==> 05-10 <==
## apollo_top
module apollo_top(
	input clk,
   input rst_n,
	input rs232_rx,	 
	output rs232_tx,	 
	input[7:0] in_ad_data,
	output out_ad_clk,
	output Sftclk,
	output Lchclk,
	output SDout,
	output test1,
	output test2
    );
wire[7:0] tx_in;
wire tx_write;
wire[7:0] rx_out;
wire rx_over;
my_uart	uart(	.clk(clk),
					.rst_n(rst_n),
					.rs232_rx(rs232_rx),
					.rs232_tx(rs232_tx),
					.tx_in(tx_in),
					.tx_write(tx_write),
					.rx_out(rx_out),
					.rx_over(rx_over)
					);
wire[7:0] recv_in;
wire recv_write;
wire recv_en;
wire recv_rst;
wire [7:0] scode;
wire scode_rdy;
wire [7:0] level;
controller controller(	.clk(clk),
								.rst_n(rst_n),
								.rx_out(rx_out),
								.rx_over(rx_over),
								.recv_in(recv_in),
								.recv_write(recv_write),
								.tx_in(tx_in),
								.tx_write(tx_write),
								.recv_ce(recv_en),
								.recv_rst(recv_rst),
								.scode(scode),
								.scode_rdy(scode_rdy),
								.level(level)
								);
segment_driver segment(	.clk(clk),
								.rst_n(rst_n),
								.bin({2'b00, scode}),
								.refresh(scode_rdy),
								.Sftclk(Sftclk),
								.Lchclk(Lchclk),
								.SDout(SDout));
wire[7:0] ad_data_in;
wire ad_data_rdy;
wire recv_rst_n = rst_n & recv_rst;
ad_driver ad_driver(	.clk(clk),
							.ce(recv_en),
							.rst_n(recv_rst_n),
							.din(in_ad_data),
							.clk_out(out_ad_clk),
							.dout(ad_data_in),
							.ready(ad_data_rdy));
receiver receiver(	.clk(clk),
							.ce(recv_en),
							.rst_n(recv_rst_n),
							.level(level),
							.din(ad_data_in),
							.den(ad_data_rdy),
							.dout(recv_in),
							.drdy(recv_write),
							.test1(test1),
							.test2(test2));
endmodule
clock: 5.04 ns
lec_check: 0
abc_area: 1
cap_margin: 5
cell_pad_in_sites_detail_placement: 1
cell_pad_in_sites_global_placement: 2
core_aspect_ratio: 1.55
core_margin: 2
core_utilization: 43
cts_cluster_diameter: 121
gpl_routability_driven: 0
hold_slack_margin: 0.08
max_routing_layer: met4
place_density_lb_addon: 0.18
setup_slack_margin: 0.44
slew_margin: 35
tns_end_percent: 55
run.sh (not shown) runs the stock make flow with config.mk's settings and CLKGATE_MAP_FILE=.
==> 12-25 (differences from 05-10) <==
- CORE_UTILIZATION: 43 -> 59
- CTS_CLUSTER_DIAMETER: 121 -> 319
- CTS_CLUSTER_SIZE: default -> 50
- GPL_TIMING_DRIVEN: default -> 0
- MIN_ROUTING_LAYER: default -> met2
==> results <==
item	12-25	05-10
Chip footprint	101000 um2	138000 um2
Synth Seq Share	59.0%	59.0%
Most instantiated flip-flop cell in the synthesis netlist	dfrtp_1	dfrtp_1
Horiz. Die Dim	256 um	299 um
Run status	did not finish	timing/DRC/antenna clean
Last stage reached	global placement without I/O	-
Xor-xnor portion of the synthesized cell area	1.02%	1.02%
Post-synth top area cell	dfrtp_1	dfrtp_1
Yosys top cell area share	57.5%	57.5%
Placeable core region	97900 um2	135000 um2
Placement Rows	143	168
Simple share	25.8%	25.8%
Most used standard cell by instance count after synthesis	nand2_1	nand2_1
Count of different cell masters after synthesis	63	63
Y dimension of the die	395 um	462 um
Async set or reset register ratio after synthesis	98.0%	98.0%
Post-synthesis cell area	58200 um2	58200 um2
Fp_density	59.4%	43.2%

---

==> inputs of build 28 <==
Starting RTL as in the previous note.
clock: 2.81 ns
lec_check: 0
abc_area: 1
cap_margin: 20
cell_pad_in_sites_detail_placement: 0
cell_pad_in_sites_global_placement: 1
core_aspect_ratio: 1.55
core_margin: 2
core_utilization: 57
cts_cluster_diameter: 360
cts_cluster_size: 15
gpl_routability_driven: 1
place_density_lb_addon: 0.18
slew_margin: 40
==> build 38 (differences from build 28) <==
Settings changed: ABC_AREA 1 to not set, CELL_PAD_IN_SITES_DETAIL_PLACEMENT 0 to not set, CELL_PAD_IN_SITES_GLOBAL_PLACEMENT 1 to not set, CORE_ASPECT_RATIO 1.55 to not set, CORE_UTILIZATION 57 to 65, CTS_CLUSTER_DIAMETER 360 to not set, CTS_CLUSTER_SIZE 15 to not set, GPL_ROUTABILITY_DRIVEN 1 to not set, PLACE_DENSITY_LB_ADDON 0.18 to not set, SETUP_SLACK_MARGIN set to 3.87, SLEW_MARGIN 40 to 20.
==> flow/constraint.sdc (replaced) <==
create_clock -name core_clock -period 14.1 [get_ports {clk}]
set_input_delay 2.8200 -clock core_clock [delete_from_list [all_inputs] [get_ports {clk}]]
set_output_delay 2.8200 -clock core_clock [all_outputs]
set_load 0.01 [all_outputs]
==> results.txt <==
Implementation numbers.

- The run finished with no timing, DRC or antenna violations.
- The share of the clock period used by the worst path after layout is 0.4021.
- After the last flow step, the layout net total stands at 4,542.
- The total instance count after detailed placement is 5,433.
- At the worst endpoint, the required time is around 11,000 ps.
- For this run the detailed placement stage logged an HPWL of 56,100 um.
- The path class of the lowest-slack min-delay path is flop to flop.
- Looking at the max-slew report, the worst-margin pin has a slew of 1163 ps.
- The synthesis report lists the most area-consuming cells as dfrtp_1 59%, mux2_2 19%, nand2_1 2.8%.
- Before antenna repair, the detailed router went through 7 iterations.
- Entering global routing, the biggest net connects between 200 and 250 pins.
- After clock tree synthesis, the clock-pin slew on the worst setup and hold paths is 60 ps.
- The number of buffers created by CTS is 140.
- The global routing met3 resource utilization is 0.03808.
the above is filed under build 38

==> results.txt <==
Implementation numbers.

- The final layout contains 6,879 nets.
- The path class of the lowest-slack min-delay path is primary input to async pin.
- The global routing met3 resource utilization is 0.02375.
- The pin closest to its max-slew limit shows a slew of approximately 830 ps.
- Per the post-CTS timing run, clock transition at the registers of the reported paths is roughly 70 ps.
- Counting the buffers created by CTS gives 101.
- The detailed placer reported the number of placed instances as 7,976.
- The iteration count of the initial detailed-routing pass is 6.
- The flow ran to the end and the layout has no timing, DRC or antenna violations.
- Entering global routing, the biggest net connects 194 pins.
- Detailed placement ended at an HPWL of 71,530 um.
the above is filed under build 28

